wip/onyx:
// calc_logic
module calc_logic(
   input clk,
   input rst,
   input [4:0] keycode,
   input newkey,
   output [15:0] Xdisplay,
   output LED_NEG_digit,
   output LED_OVW
   );
Settings: LEC_CHECK=0, CAP_MARGIN=20, CORE_MARGIN=2, CORE_UTILIZATION=72, CTS_CLUSTER_SIZE=72, PLACE_DENSITY_LB_ADDON=0.0, SETUP_SLACK_MARGIN=0.4, SLEW_MARGIN=20; clock period 5.59 ns.
run.sh (not shown) runs the stock make flow with config.mk's settings and CLKGATE_MAP_FILE=.
wip/onyx finished all stages; layout check result: FAIL, due to negative setup slack.
Input changes introduced in wip/ember (baseline for comparison: wip/onyx):
- CTS_CLUSTER_SIZE removed (was 72)
- ABC_AREA newly set to 1
- PLACE_DENSITY_LB_ADDON removed (was 0.0)
- SETUP_SLACK_MARGIN removed (was 0.4)
- the clock period (ns, I/O delays scaled along) changed from 5.59 to 6.43
wip/ember vs. wip/onyx: post-route standard cell area excluding fillers down 640 um^2; stage delay of the slowest cell on the critical path up 0.28 ns; actual transition at the worst max-transition pin down 0.054 ns.
wip/ember ended with every stage complete and zero timing, DRC or antenna violations.
Sort wip/onyx and wip/ember by total instance count after detailed placement asc -> top: wip/onyx
On xor-xnor portion of the synthesized cell area: wip/ember sits below wip/onyx.
Utilization: wip/ember lower than wip/onyx
wip/ember vs wip/onyx, final-layout clock buffer total went down by 2.
### wip/ember -> wip/violet
- a deleted ABC_AREA that had been 1
- an added CTS_CLUSTER_SIZE of 72
- an added SETUP_SLACK_MARGIN of 1.63
- an added PLACE_DENSITY_LB_ADDON of 0.0
- a change of the clock period (ns, I/O delays scaled along) from 6.43 to 5.59
--- outcome ---
wip/violet -> stages 100% | layout checks FAIL | negative setup slack. wip/violet gives more count of clock-buffer cells in the layout than wip/ember did. In wip/violet the portion of netlist area occupied by mux cells turned out 0.47 points higher than in wip/ember. wip/ember → wip/violet: clock skew now sits at about the same level; XOR/XNOR share of the synthesized area up 5.9 points. Clock network power ended up 17% higher on wip/violet than on wip/ember. Met2 capacity usage during global routing, wip/violet and wip/ember: smaller value in wip/ember. In the flow results for wip/violet and wip/ember, the final weighted congestion in routability-driven placement is larger on wip/ember. Proportion of cell area occupied by registers of wip/violet is on par with wip/ember. Compared wip/violet vs wip/ember, and yosys stat chip area is down in wip/violet.
The following lists how wip/nickel was set up differently from wip/violet:
- changing CORE_UTILIZATION from 72 to 58
- removing PLACE_DENSITY_LB_ADDON (formerly 0.0)
- removing CTS_CLUSTER_SIZE (formerly 72)
- removing SETUP_SLACK_MARGIN (formerly 1.63)
- changing the clock period (ns, I/O delays scaled along) from 5.59 to 4.36
Results
Final checks on wip/nickel, whose flow otherwise completed, came back failing, citing negative setup slack.
Relative to wip/violet, the layout overhead on the synthesized area of wip/nickel is higher by 10 points.
Looking at clock power, wip/nickel sits 13% above wip/violet.
Relative to wip/violet, sequential fraction of total cell area decreased by 0.53 points in wip/nickel.
Setup changes, wip/nickel to wip/tundra
- swapping 4.36 for 6.6 in the clock period (ns, I/O delays scaled along)
--- outcome ---
Detailed-route wire length (higher): wip/nickel. On post-CTS clock slew at the launch and capture registers of the worst setup and hold paths, wip/nickel and wip/tundra are basically level. As of wip/tundra, pin count of the biggest net entering global routing had risen by more than half compared to wip/nickel. wip/nickel finished all stages; however, its layout fails the closing checks, the failures being negative setup slack. wip/tundra completed end to end with timing, DRC and antenna clean. Summary of the comparison: global placement routability congestion is higher in wip/tundra, relative to wip/nickel. Re total of endpoints with negative setup slack in the final report: wip/nickel and wip/tundra aren't equal, and the lower value belongs to wip/tundra.

The RTL this note starts from:
==> flow/design.v <==
 `timescale 1ns / 1ps
module calc_logic(
   input clk,
   input rst,
   input [4:0] keycode,
   input newkey,
   output [15:0] Xdisplay,
   output LED_NEG_digit,
   output LED_OVW
   );
   localparam[4:0] KEY_CE = 5'b01100,
                   KEY_CA = 5'b00100,
                   KEY_MULTI = 5'b01001,
                   KEY_SUB = 5'b01010,
                   KEY_ADD = 5'b01011,
                   KEY_SQR = 5'b00001,
                   KEY_CH_SIGN = 5'b00010,
                   KEY_EQUALS = 5'b00011;
   reg signed [17:0] X, nextX, Y, nextY, ANS;
   reg [1:0] OP, nextOP;
   wire ADD = (OP == KEY_ADD [1:0]);
   wire SUB = (OP == KEY_SUB [1:0]);
   wire MULTI = (OP == KEY_MULTI [1:0]);        
   wire OP_T2 = (newkey && (keycode[4:2] == 3'b010) );
   wire CA = (newkey && (keycode == KEY_CA) );             
   wire CE = (newkey && (keycode == KEY_CE) );
   wire digit = (newkey && (keycode[4] == 1'b1) );
   wire EQUALS = (newkey && (keycode == KEY_EQUALS) );
   wire SQR = (newkey && (keycode == KEY_SQR) );
   wire CH_SIGN = (newkey && (keycode == KEY_CH_SIGN) );
   wire [6:0] CONTROL = {CE, CA, OP_T2, digit, EQUALS, SQR, CH_SIGN};  
   wire signed [17:0] ANS_ADD, ANS_MULTI, ANS_SUB, ANS_SQR, ANS_CH_SIGN;
   assign ANS_ADD = X+Y;
   assign ANS_SUB = Y-X;
   assign ANS_MULTI = X*Y;
   assign ANS_SQR = X*X;
   assign ANS_CH_SIGN = X*-1;  
   assign LED_OVW = X[16]; 
   assign Xdisplay = X[15:0];
   assign LED_NEG_digit = X[17];  
   always @ (ADD, MULTI, SUB, ANS_ADD, ANS_MULTI, ANS_SUB, X)
       case({ADD, SUB, MULTI})
           3'b100: ANS = ANS_ADD;
           3'b010: ANS = ANS_SUB;
           3'b001: ANS = ANS_MULTI;
           default: ANS = X;
       endcase   
   always @ (CONTROL, X, keycode, ANS, ANS_SQR, ANS_CH_SIGN)
       casez(CONTROL)
           7'b1000000: nextX = 18'b0;
           7'b?1?????: nextX = 18'b0;
           7'b0010000: nextX = 18'b0;
           7'b0001000: nextX = {X[12:0], keycode[3:0]};  
           7'b0000100: nextX = ANS;
           7'b0000010: nextX = ANS_SQR;
           7'b0000001: nextX = ANS_CH_SIGN;
           default: nextX = X;
       endcase
   always @ (posedge clk or posedge rst)
   begin
       if(rst) X <= 18'b0;
       else X <= nextX;
   end
   always @ (OP_T2, CA, Y, X)
       case({OP_T2, CA})
           2'b00: nextY = Y;
           2'b10: nextY = X;
           default: nextY = 18'b0;
       endcase
   always @ (posedge clk or posedge rst)
     begin
         if(rst) Y <= 18'b0;
         else Y <= nextY;
     end
   always @ (OP_T2, CA, keycode, OP)
       case({OP_T2, CA})
           2'b00: nextOP = OP;
           2'b10: nextOP = keycode[1:0];
           default: nextOP = 2'b0;
       endcase
   always @ (posedge clk or posedge rst)
     begin
         if(rst) OP <= 2'b0;
         else OP <= nextOP;
     end
   endmodule
export LEC_CHECK = 0
export ABC_AREA = 1
export CAP_MARGIN = 20
export CELL_PAD_IN_SITES_DETAIL_PLACEMENT = 0
export CORE_ASPECT_RATIO = 0.86
export CORE_MARGIN = 2
export CORE_UTILIZATION = 61
export CTS_CLUSTER_DIAMETER = 312
export CTS_CLUSTER_SIZE = 20
export MIN_ROUTING_LAYER = met1
export PLACE_DENSITY = 0.66
export SETUP_SLACK_MARGIN = 0.43
export SLEW_MARGIN = 20
export TNS_END_PERCENT = 70
create_clock -name core_clock -period 3.92 [get_ports {clk}]
The starting point produced a layout that fails on setup timing.
Change:
CORE_ASPECT_RATIO = 0.68   (was 0.86)
CORE_UTILIZATION = 50   (was 61)
CTS_CLUSTER_DIAMETER = unset   (was 312)
CTS_CLUSTER_SIZE = 33   (was 20)
SETUP_SLACK_MARGIN = 0.71   (was 0.43)
clock period = 2.71 ns   (was 3.92 ns; I/O delays follow)
Result: The changed run finished with setup timing left; synthesized area stays the same; clock skew is about the same; count of clock-buffer cells in the layout does not change; routed wire length increases by 2.4%; via count grows by 0.93%; first-iteration DRC count shrinks by 7.9%; worst setup slack got worse by 1200 ps; global-route usage went down by 4.8 points; total power climbs by 59%; cell area climbs by 7.1%.
Change:
ABC_AREA = 0   (was 1)
CAP_MARGIN = 40   (was 20)
CORE_ASPECT_RATIO = 0.72   (was 0.68)
CORE_UTILIZATION = 72   (was 50)
CTS_CLUSTER_DIAMETER = 39   (was unset)
SETUP_SLACK_MARGIN = 0.89   (was 0.71)
clock period = 5.84 ns   (was 2.71 ns; I/O delays follow)
=> The changed run produced a layout that fails on setup timing. Sequential share of layout area goes up by 1.4 points. Total power goes down by 69%. Via count goes down by 20%. Global-route usage goes up by 9.4 points. First-iteration DRC count goes up by 7.2%. Register-to-register slack improved by 2700 ps.
Change:
CAP_MARGIN = 20   (was 40)
CORE_ASPECT_RATIO = 1.21   (was 0.72)
CORE_UTILIZATION = 70   (was 72)
CTS_CLUSTER_DIAMETER = unset   (was 39)
clock period = 5.98 ns   (was 5.84 ns; I/O delays follow)
The new run finished with timing, DRC and antenna clean; worst hold slack is better by 29 ps; clock skew hardly moves; final area falls by 2.2%; via count falls by 7.8%; first-iteration DRC count falls by 42%; wire length falls by 17%; critical path depth does not change; global-route usage falls by 5.6 points; non-clock buffer count falls by 13; total power falls by 9.7%.
Change:
ABC_AREA = 1   (was 0)
CELL_PAD_IN_SITES_GLOBAL_PLACEMENT = 3   (was unset)
CORE_ASPECT_RATIO = 1.61   (was 1.21)
CORE_UTILIZATION = 53   (was 70)
CTS_CLUSTER_SIZE = 99   (was 33)
SETUP_SLACK_MARGIN = 0.43   (was 0.89)
SLEW_MARGIN = 30   (was 20)
Effect: This time the run died in global placement without I/O (3_1_place_gp_skip_io) with GPL-0301; die size climbs by well over a third; synthesized cell count climbs by well over a third; area after synthesis climbs by roughly a tenth.
Power figures rest on the tool's default switching activity, not on a simulated workload.
